Design ahb_to_apb_bridge, start of the top module:
module ahb_to_apb_bridge
#(
        parameter AHB_AW = 32,
        parameter APB_AW = 32,
        parameter AHB_DW = 32,
        parameter APB_DW = 8,
        parameter FIFO_SIZE = 8
)
(
        HCLK,        
        HRESETn,     
        HADDR,       
        HSIZE,       
        HWDATA,      
        HWRITE,      
        HRDATA,      
        HREADY,      
        HRESP,       
        HSELAPB,     
        PADDR,       
        PSEL,        
        PENABLE,     
        PWRITE,      
        PWDATA,      
        PRDATA,      
        PREADY,      
        PSLVERR      
);
clock: 2.91 ns
lec_check: 0
abc_area: 1
cap_margin: 20
cell_pad_in_sites_global_placement: 0
core_aspect_ratio: 0.87
core_margin: 2
core_utilization: 72
cts_cluster_diameter: 42
cts_cluster_size: 29
max_routing_layer: met4
place_density_lb_addon: 0.26
setup_slack_margin: 0.51
slew_margin: 20
run.sh (not shown) runs the stock make flow with config.mk's settings and CLKGATE_MAP_FILE=.
The starting point died in global routing (5_1_grt).
Change:
Settings changed: ABC_AREA 1 to default, CELL_PAD_IN_SITES_GLOBAL_PLACEMENT 0 to default, CORE_ASPECT_RATIO 0.87 to default, CORE_UTILIZATION 72 to 40, CTS_CLUSTER_DIAMETER 42 to default, CTS_CLUSTER_SIZE 29 to default, MAX_ROUTING_LAYER met4 to default, PLACE_DENSITY_LB_ADDON 0.26 to default, SETUP_SLACK_MARGIN 0.51 to default.
Clock period 2.91 ns to 6.0 ns, I/O delays scaled along.
With this change the flow ran to the end with no violations.
Die size came out higher by well over a third.
Area after synthesis came out lower by a few percent.
Synthesized cell count came out lower by well over a third.
Change:
Settings changed: ABC_AREA from default to 1, GPL_TIMING_DRIVEN from default to 0.
Cell area grows by 7.0%.
Worst setup slack loses 390 ps.
Clock power went down by about 1%.
Synthesized area climbs by 4.9%.
Wire length went up by 43%.
Count of clock-buffer cells in the layout drops by 11.
Die area increases by 4.9%.
Change:
Settings changed: ABC_AREA 1 to default, CAP_MARGIN 20 to 0, CORE_UTILIZATION 40 to 70, CTS_CLUSTER_DIAMETER from default to 93, GPL_TIMING_DRIVEN 0 to default.
Clock period 6.0 ns to 2.9 ns, I/O delays scaled along.
Outcome:
- The changed run finished with setup timing left
- non-clock buffer count shrinks by 24
- worst hold slack is worse by 4.8 ps
- register-to-register slack is worse by 1200 ps
- worst setup slack is worse by 1100 ps
- cell area shrinks by a few percent
- clock-buffer cell count grows by 6
- routed wire length shrinks by a quarter to a third
- sequential share of layout area grows by 2.1 points
- total power grows by well over a third
- via count shrinks by a quarter to a third

========
== alpha ==
ahb_to_apb_bridge again, from the RTL that the note above started with.
// ahb_to_apb_bridge
module ahb_to_apb_bridge
#(
        parameter AHB_AW = 32,
        parameter APB_AW = 32,
        parameter AHB_DW = 32,
        parameter APB_DW = 8,
        parameter FIFO_SIZE = 8
)
(
        HCLK,        
        HRESETn,     
        HADDR,       
        HSIZE,       
        HWDATA,      
        HWRITE,      
        HRDATA,      
        HREADY,      
        HRESP,       
        HSELAPB,     
        PADDR,       
        PSEL,        
        PENABLE,     
        PWRITE,      
        PWDATA,      
        PRDATA,      
        PREADY,      
        PSLVERR      
);
clock: 7.14 ns
lec_check: 0
abc_area: 0
cap_margin: 40
cell_pad_in_sites_detail_placement: 1
cell_pad_in_sites_global_placement: 2
core_aspect_ratio: 0.52
core_margin: 3
core_utilization: 49
cts_cluster_diameter: 42
cts_cluster_size: 29
max_routing_layer: met5
place_density_lb_addon: 0.26
setup_slack_margin: 0.74
slew_margin: 10
The inputs of beta differ from those of alpha as listed below.
# alpha
export LEC_CHECK = 0
export ABC_AREA = 0
export CAP_MARGIN = 40
export CELL_PAD_IN_SITES_DETAIL_PLACEMENT = 1
export CELL_PAD_IN_SITES_GLOBAL_PLACEMENT = 2
export CORE_ASPECT_RATIO = 0.52
export CORE_MARGIN = 3
export CORE_UTILIZATION = 49
export CTS_CLUSTER_DIAMETER = 42
export CTS_CLUSTER_SIZE = 29
export MAX_ROUTING_LAYER = met5
export PLACE_DENSITY_LB_ADDON = 0.26
export SETUP_SLACK_MARGIN = 0.74
export SLEW_MARGIN = 10
create_clock -name core_clock -period 7.14 [get_ports {HCLK}]
# beta
export LEC_CHECK = 0
export ABC_AREA = 1
export CAP_MARGIN = 5
export CELL_PAD_IN_SITES_DETAIL_PLACEMENT = 1
export CELL_PAD_IN_SITES_GLOBAL_PLACEMENT = 2
export CORE_ASPECT_RATIO = 0.52
export CORE_MARGIN = 10
export CORE_UTILIZATION = 49
export CTS_CLUSTER_DIAMETER = 42
export CTS_CLUSTER_SIZE = 78
export MAX_ROUTING_LAYER = met5
export MIN_ROUTING_LAYER = met2
export PLACE_DENSITY_LB_ADDON = 0.26
export SETUP_SLACK_MARGIN = 0.74
export SLEW_MARGIN = 10
export TNS_END_PERCENT = 80
create_clock -name core_clock -period 7.14 [get_ports {HCLK}]
Notes after the runs:
- The overflow left after global routing on beta is in line with that on alpha.
- The gate count of the mapped netlist in alpha is 0.55 times that in beta.
- Re proportion of power drawn by combinational gates: alpha and beta aren't equal, and the lower value belongs to alpha.
- alpha has lower routed wire length on met3 than beta.
- From alpha to beta the numbers moved as follows: total power went up 54%; portion of the clock cycle consumed by the worst path in the final layout went up 7.1 points; final-layout fill cell count went up 1,282; height of the die went up 18 um; portion of total power attributed to sequential cells went down 12 points.
- For alpha, the timing endpoint of the critical path was PWDATA[2], unlike beta, where it was PWDATA[3].
- beta gives less met1 capacity usage during global routing than alpha did.
Input-level comparison between gamma and beta:
# beta
export LEC_CHECK = 0
export ABC_AREA = 1
export CAP_MARGIN = 5
export CELL_PAD_IN_SITES_DETAIL_PLACEMENT = 1
export CELL_PAD_IN_SITES_GLOBAL_PLACEMENT = 2
export CORE_ASPECT_RATIO = 0.52
export CORE_MARGIN = 10
export CORE_UTILIZATION = 49
export CTS_CLUSTER_DIAMETER = 42
export CTS_CLUSTER_SIZE = 78
export MAX_ROUTING_LAYER = met5
export MIN_ROUTING_LAYER = met2
export PLACE_DENSITY_LB_ADDON = 0.26
export SETUP_SLACK_MARGIN = 0.74
export SLEW_MARGIN = 10
export TNS_END_PERCENT = 80
create_clock -name core_clock -period 7.14 [get_ports {HCLK}]
# gamma
export LEC_CHECK = 0
export ABC_AREA = 1
export CAP_MARGIN = 5
export CELL_PAD_IN_SITES_DETAIL_PLACEMENT = 1
export CELL_PAD_IN_SITES_GLOBAL_PLACEMENT = 2
export CORE_ASPECT_RATIO = 0.52
export CORE_MARGIN = 10
export CORE_UTILIZATION = 21
export CTS_CLUSTER_DIAMETER = 42
export CTS_CLUSTER_SIZE = 78
export GPL_ROUTABILITY_DRIVEN = 0
export MAX_ROUTING_LAYER = met5
export MIN_ROUTING_LAYER = met2
export PLACE_DENSITY_LB_ADDON = 0.28
export SETUP_SLACK_MARGIN = 0.74
export SLEW_MARGIN = 10
export TNS_END_PERCENT = 80
create_clock -name core_clock -period 7.14 [get_ports {HCLK}]
==> results <==
gamma | status: complete | timing, DRC, antenna: pass
gamma against beta: count of buffering cells on the critical path with inverters included stayed essentially flat; minimum setup slack in the final design rose by 370 ps; maximum frequency rose by 6.5%; detailed-routed wire length on met2 rose by 9.7%; non-clock buffer count in the final layout rose by about 6.6%.
Effective utilization at floorplan in gamma vs beta: down 28 points
Higher worst-case vdd ir drop was reported by beta, not gamma.
Setup changes, gamma to delta
# gamma
export LEC_CHECK = 0
export ABC_AREA = 1
export CAP_MARGIN = 5
export CELL_PAD_IN_SITES_DETAIL_PLACEMENT = 1
export CELL_PAD_IN_SITES_GLOBAL_PLACEMENT = 2
export CORE_ASPECT_RATIO = 0.52
export CORE_MARGIN = 10
export CORE_UTILIZATION = 21
export CTS_CLUSTER_DIAMETER = 42
export CTS_CLUSTER_SIZE = 78
export GPL_ROUTABILITY_DRIVEN = 0
export MAX_ROUTING_LAYER = met5
export MIN_ROUTING_LAYER = met2
export PLACE_DENSITY_LB_ADDON = 0.28
export SETUP_SLACK_MARGIN = 0.74
export SLEW_MARGIN = 10
export TNS_END_PERCENT = 80
create_clock -name core_clock -period 7.14 [get_ports {HCLK}]
# delta
export LEC_CHECK = 0
export ABC_AREA = 0
export CAP_MARGIN = 40
export CELL_PAD_IN_SITES_DETAIL_PLACEMENT = 1
export CELL_PAD_IN_SITES_GLOBAL_PLACEMENT = 2
export CORE_ASPECT_RATIO = 0.52
export CORE_MARGIN = 10
export CORE_UTILIZATION = 49
export CTS_CLUSTER_DIAMETER = 42
export CTS_CLUSTER_SIZE = 78
export MAX_ROUTING_LAYER = met5
export PLACE_DENSITY_LB_ADDON = 0.26
export SETUP_SLACK_MARGIN = 0.74
export SLEW_MARGIN = 10
export TNS_END_PERCENT = 80
create_clock -name core_clock -period 7.14 [get_ports {HCLK}]
- Highest ir drop seen on vdd for delta: 8.3% down relative to gamma
- From gamma to delta the numbers moved as follows: synthesized cell count went down; share of synthesized cell area in full adder, half adder and majority cells did not really move.
- delta ended with less wire length of the first global-routing pass than gamma.
- From gamma to delta the numbers moved as follows: first-pass detailed-route iteration total went down by 3; synthesized-area fraction occupied by and/or/nand/nor cells decreased by 13 points relative to the old numbers; largest net degree at the start of global routing fell by 49%; average instance area after synthesis now sits higher.
- Depth of the worst register-to-register path in delta vs gamma: down 1
Power figures rest on the tool's default switching activity, not on a simulated workload.
